== build 52 ==
==> flow/design.v <==
`timescale 1ns / 1ps
module WcaCicInterp
(
	input wire clock,
	input wire reset,
	input wire enable,
	input wire strobe_cic,
	input wire strobe_if,
	input wire [3:0] log2_rate,
	input  wire [15:0] data_in,
	output wire [15:0] data_out
);
reg [24+15:0] comb1;
reg [24+15:0] comb2;
reg [24+15:0] comb3;
reg [24+15:0] pipe1;
reg [24+15:0] pipe2;
reg [24+15:0] pipe3;
reg [24+15:0] integ1;  
reg [24+15:0] integ2;
reg [24+ 15:0] integ3;
always @(posedge clock)
	if(reset | ~enable)
		begin
			pipe1 <= 0;
			pipe2 <= 0;
			pipe3 <= 0;
			comb1 <= 0;
			comb2 <= 0;
			comb3 <= 0;	
		end
	else if (strobe_cic)
		begin
			comb1 <= data_in;
			pipe1 <= data_in - comb1;
			comb2 <= pipe1;
			pipe2 <= pipe1 - comb2;
			comb3 <= pipe2;
			pipe3 <= pipe2 - comb3;
		end
reg [15:0] data_store;
always @(posedge clock)
	if(reset | ~enable)
		begin
			integ1 <= 0;
			integ2 <= 0;
			integ3 <= 0;
		end
	else if (strobe_if)
		begin
			integ1 <= integ1 + pipe3; 
			integ2 <= integ2 + integ1; 
			integ3 <= integ3 + integ2; 
			case(log2_rate)
				4'h1:  data_store <= integ3[18:3];
				4'h2:  data_store <= integ3[21:6];
				4'h3:  data_store <= integ3[24:9];
				4'h4:  data_store <= integ3[27:12];
				4'h5:  data_store <= integ3[30:15];
				4'h6:  data_store <= integ3[33:18];
				4'h7:  data_store <= integ3[36:21];
				4'h8:  data_store <= integ3[39:24];
				default: data_store <= integ3[15:0];
			endcase
		end
assign data_out = data_store;
endmodule
`timescale 1 ns/100 ps
module WcaCordic12 (reset,ngreset,clock, strobeData, X0, Y0, A0, XN, YN, AN);
  parameter BIT_WIDTH   = 12;
  parameter ITERATIONS  = 12;
  parameter MODE        = 0;  
  input clock, reset, ngreset,strobeData;
  input signed  [BIT_WIDTH-1:0] X0, Y0, A0;
  output signed [BIT_WIDTH-1:0] XN, YN, AN;
  wire signed [BIT_WIDTH-1:0] x_w [ITERATIONS-1:1];
  wire signed [BIT_WIDTH-1:0] y_w [ITERATIONS-1:1];
  wire signed [BIT_WIDTH-1:0] a_w [ITERATIONS-1:1];
    localparam [143:0] arctanLUT = { 12'h0, 12'h1, 12'h1, 12'h3, 12'h5, 12'ha, 12'h14, 12'h29, 12'h51, 12'ha0, 12'h12e,  12'h200  };
    CordicCalc #(0,MODE,BIT_WIDTH) pcc_0(.reset(reset), .ngreset(ngreset), .clock(clock), .strobeData( strobeData),
               .X0(X0), .Y0(Y0), .A0(A0), .aRom(arctanLUT[BIT_WIDTH-1:0]),
               .XN(x_w[1]), .YN(y_w[1]), .AN(a_w[1])  );
    genvar i;
    generate for(i=1; i<ITERATIONS-1; i=i+1) begin: pcc_1
      CordicCalc #(i,MODE,BIT_WIDTH) pcc_1(.reset(reset), .ngreset(ngreset), .clock(clock), .strobeData( strobeData),
               .X0(x_w[i]), .Y0(y_w[i]), .A0(a_w[i]), .aRom(arctanLUT[(i+1)*BIT_WIDTH-1:i*BIT_WIDTH]),
               .XN(x_w[i+1]), .YN(y_w[i+1]), .AN(a_w[i+1])  );
    end
	endgenerate 
    CordicCalc #(ITERATIONS-1,MODE,BIT_WIDTH) pcc_2(.reset(reset),.ngreset(ngreset),.clock(clock), .strobeData( strobeData),
               .X0(x_w[ITERATIONS-1]), .Y0(y_w[ITERATIONS-1]), .A0(a_w[ITERATIONS-1]), 
               .aRom(arctanLUT[ITERATIONS*BIT_WIDTH-1:(ITERATIONS-1)*BIT_WIDTH]),
               .XN(XN), .YN(YN), .AN(AN)  );
endmodule
module CordicCalc(reset,ngreset,clock, strobeData, X0, Y0, A0, XN, YN, AN, aRom);
  parameter RSHIFT = 0;
  parameter MODE = 0;    
  parameter BIT_WIDTH = 12;
  input reset, ngreset, clock, strobeData;
  input  signed [BIT_WIDTH-1:0] X0, Y0, A0;
  input  signed [BIT_WIDTH-1:0] aRom;
  output signed [BIT_WIDTH-1:0] XN, YN, AN;
  wire d;
  reg signed [BIT_WIDTH-1:0] XN, YN, AN;
  assign d = (MODE==0)? A0[BIT_WIDTH-1] : ~Y0[BIT_WIDTH-1];  
  always @ (posedge clock) begin
      if(reset) begin
        AN <=  0;
        XN <=  0;
        YN <=  0;
      end
      else
        if (d & strobeData)    begin 
          AN <=  A0 + aRom; 
          XN <=  X0 + (Y0>>>RSHIFT);
          YN <=  Y0 - (X0>>>RSHIFT);
        end
        else if (strobeData)      begin 
          AN <=  A0 - aRom; 
          XN <=  X0 - (Y0>>>RSHIFT);
          YN <=  Y0 + (X0>>>RSHIFT);
        end       
  end   
endmodule
module WcaUpConverter
(
	input              	clock,
	input              	reset,
	input              	enable,
	input  	wire [7:0]  	cfg,				 
	input  	wire       		strobe_cic,   	 
	input  	wire [31:0] 	phase_cordic, 	 
	input		wire [3:0]  	log2_rate,
	input	  wire			strobe_if,
	input   wire	[31:0] iq_bb_in,
	output  reg		[23:0] iq_if_out
  );
  parameter MODE  =  4'hB; 		 
	wire  aclr = cfg[1];  
	wire [15:0] ihb_in = iq_bb_in[15:0];
	wire [15:0] qhb_in = iq_bb_in[31:16];
	wire [11:0] icor_in;
	wire [11:0] qcor_in;
	wire [23:0] cor_out;
	wire [15:0] icic_in;
	wire [15:0] qcic_in;
	wire hb_strobe_out;
	wire cic_strobe_out;
assign icic_in 		= ihb_in; 
assign qcic_in 		= qhb_in;
generate if( MODE & 3'h2)
  begin
  	wire [15:0] icic_out;
   wire [15:0] qcic_out;
   reg [15:0] icic_latch;
	reg [15:0] qcic_latch;
	WcaCicInterp cic_i (
	 .clock(clock), 
    .reset(reset | aclr), 
    .enable(enable), 
    .strobe_cic(strobe_cic), 
    .strobe_if(strobe_if), 
    .log2_rate(log2_rate), 
    .data_in(icic_in), 
    .data_out(icic_out)
    );
	WcaCicInterp cic_q (
    .clock(clock), 
    .reset(reset | aclr), 
    .enable(enable), 
    .strobe_cic(strobe_cic), 
    .strobe_if(strobe_if), 
    .log2_rate(log2_rate), 
    .data_in(qcic_in), 
    .data_out(qcic_out)
    );
	always @(posedge clock)
	begin
		if( strobe_if)
		 begin
			icic_latch<= icic_out;
			qcic_latch<= qcic_out;
		 end
	end	 
	wire bypassCic    	=  MODE[3] & cfg[3];
   assign icor_in 		= (bypassCic) ? icic_in[15:4] : icic_latch[15:4];
	assign qcor_in 		= (bypassCic) ? qcic_in[15:4] : qcic_latch[15:4] ;
	end
else 
 begin 
    assign icor_in 			= icic_in[15:4] ;
    assign qcor_in 			= qcic_in[15:4] ;
  end   
endgenerate
generate if( MODE & 3'h1)
  begin
  wire [11:0] icordicout_internal;
  wire [11:0] qcordicout_internal;
    reg [11:0] X0;
    reg [11:0] Y0;
    reg [11:0] A0;
    always @(posedge clock) 
     case({strobe_if, phase_cordic[31:30]})
       3'b101 :   
        begin            
            X0 <= -qcor_in;
            Y0 <= icor_in;
            A0 <= phase_cordic[31:20] - 12'h400;                    
        end
       3'b110 :  
        begin
            X0 <= qcor_in;
            Y0 <= -icor_in;
            A0 <= phase_cordic[31:20] + 12'h400;                    
        end
       3'b100:  
			begin
            X0 <= icor_in;
            Y0 <= qcor_in;
            A0 <= phase_cordic [31:20];
        end
       3'b111:  
			begin
            X0 <= icor_in;
            Y0 <= qcor_in;
            A0 <= phase_cordic [31:20];
        end
    endcase
    WcaCordic12  #(12,12,0) cordic
    ( 
       .ngreset(1'b1), .clock(clock),.reset(reset | aclr), .strobeData(strobe_if),
       .X0(X0), .Y0(Y0),.A0(A0),
       .XN(icordicout_internal), .YN(qcordicout_internal), .AN() 
    );	 
	wire bypassCordic    = MODE[3] & cfg[2];
	assign cor_out = (bypassCordic) ? {qcor_in, icor_in} : {qcordicout_internal, icordicout_internal};
  end
else  
  begin
    assign cor_out = {qcor_in, icor_in};
  end
endgenerate 
	always @(posedge clock)
	begin
		if( strobe_if)	iq_if_out <= cor_out;
	end
endmodule  
Settings: LEC_CHECK=0, ABC_AREA=0, CAP_MARGIN=35, CELL_PAD_IN_SITES_DETAIL_PLACEMENT=1, CELL_PAD_IN_SITES_GLOBAL_PLACEMENT=1, CORE_ASPECT_RATIO=0.54, CORE_MARGIN=4, CORE_UTILIZATION=69, CTS_CLUSTER_DIAMETER=303, GPL_ROUTABILITY_DRIVEN=1, GPL_TIMING_DRIVEN=1, MAX_ROUTING_LAYER=met5, MIN_ROUTING_LAYER=met1, PLACE_DENSITY_LB_ADDON=0.05, SETUP_SLACK_MARGIN=0.3, SLEW_MARGIN=10, TNS_END_PERCENT=85; clock period 3.0 ns.
run.sh (not shown) runs the stock make flow with config.mk's settings and CLKGATE_MAP_FILE=.
Build 52 got as far as 3_1_place_gp_skip_io, where a tool error ended the run.
Here is what was changed in the inputs of build 94 compared with build 52.
- GPL_ROUTABILITY_DRIVEN: 1 -> unset
- SETUP_SLACK_MARGIN: 0.3 -> unset
- PLACE_DENSITY_LB_ADDON: 0.05 -> unset
- CORE_ASPECT_RATIO: 0.54 -> unset
- MIN_ROUTING_LAYER: met1 -> unset
- CAP_MARGIN: 35 -> 20
- SLEW_MARGIN: 10 -> 20
- CORE_UTILIZATION: 69 -> 40
- CTS_CLUSTER_DIAMETER: 303 -> unset
- GPL_TIMING_DRIVEN: 1 -> unset
- CORE_MARGIN: 4 -> 2
- MAX_ROUTING_LAYER: met5 -> unset
- CELL_PAD_IN_SITES_GLOBAL_PLACEMENT: 1 -> unset
- CELL_PAD_IN_SITES_DETAIL_PLACEMENT: 1 -> unset
- TNS_END_PERCENT: 85 -> unset
- ABC_AREA: 0 -> unset
- the clock period (ns, I/O delays scaled along): 3.0 -> 5.3
Findings:
Higher starting density of the core was reported by build 52, not build 94. Build 52 → build 94: number of synthesized flops with an enable pin roughly the same, simple logic cell fraction of the synthesized area roughly the same. Build 94: no failed stages, no open violations at the end. As far as count of state elements after synthesis goes, build 52 and build 94 are indistinguishable; the numbers are identical. Post-synthesis compound-gate area fraction came out exactly the same in build 94 and build 52. From build 94 to build 52, number of cells produced by synthesis did not move at all. Where core box area is concerned, build 52 is better than build 94. Die width shrinks by a few percent when moving from build 52 to build 94. Taking build 52 as the reference, in build 94 floorplan die height climbed 75%; total die size +67%.
Changes in build 18 relative to build 94:
- a change of CORE_UTILIZATION from 40 to 72
- an added CTS_CLUSTER_SIZE of 10
- a change of the clock period (ns, I/O delays scaled along) from 5.3 to 3.75
## What came out
- Build 18 falls short of build 94 in power.
- Build 18 vs build 94: first-pass GRT wire length up in build 18
- Going from build 94 to build 18, per-cell via count in the routed design now larger; sequential share of layout area now larger; register cell area after layout comparable; worst-case setup margin in the final layout now smaller.
- Relative to build 94, the wire length measured on build 18 has increased slightly.
- Build 94 → build 18: half-perimeter wire length after placement higher, final clock period utilization by the worst path higher, via count higher.
--- input diff build 18..build 17 ---
- SETUP_SLACK_MARGIN now -0.22, previously not set
- PLACE_DENSITY now 0.64, previously not set
- CTS_CLUSTER_SIZE no longer set, was 10
- the clock period (ns, I/O delays scaled along) now 2.95, was 3.75
### Flow results
- Maximum fanout encountered on the critical timing path for build 17: 1 up relative to build 18
- Post-route setup TNS in build 17 vs build 18: down 23.17 ns
- The flow completed for build 17, but it is not clean: the layout still shows setup timing.
- Diff build 18 -> build 17: minimum clock period after layout dropped 0.29 ns, routed wire length went up about 22%, power went up.
Here is what was changed in the inputs of build 63 compared with build 17.
- putting ABC_AREA at 1 where nothing was set
- putting CTS_CLUSTER_DIAMETER at 387 where nothing was set
- clearing PLACE_DENSITY, which used to be 0.64
- swapping -0.22 for 0.57 in SETUP_SLACK_MARGIN
- swapping 2.95 for 3.8 in the clock period (ns, I/O delays scaled along)
==> results <==
- The flow did not stop early for build 63: all stages ran, and the layout cleared the timing, design-rule and antenna checks.
- Compared with build 17, build 63 shows a area of the multi-input gates that is about 9% higher.
- Between build 63 and build 17, it is build 63 whose final cell count is higher, by 4391.
- Measured against build 63, the overall power consumption of build 17 comes out at 1.8 times the reference value.
- In build 63, the die extent in x came out about 8% above the value in build 17.
Power and IR drop assume default switching activity.
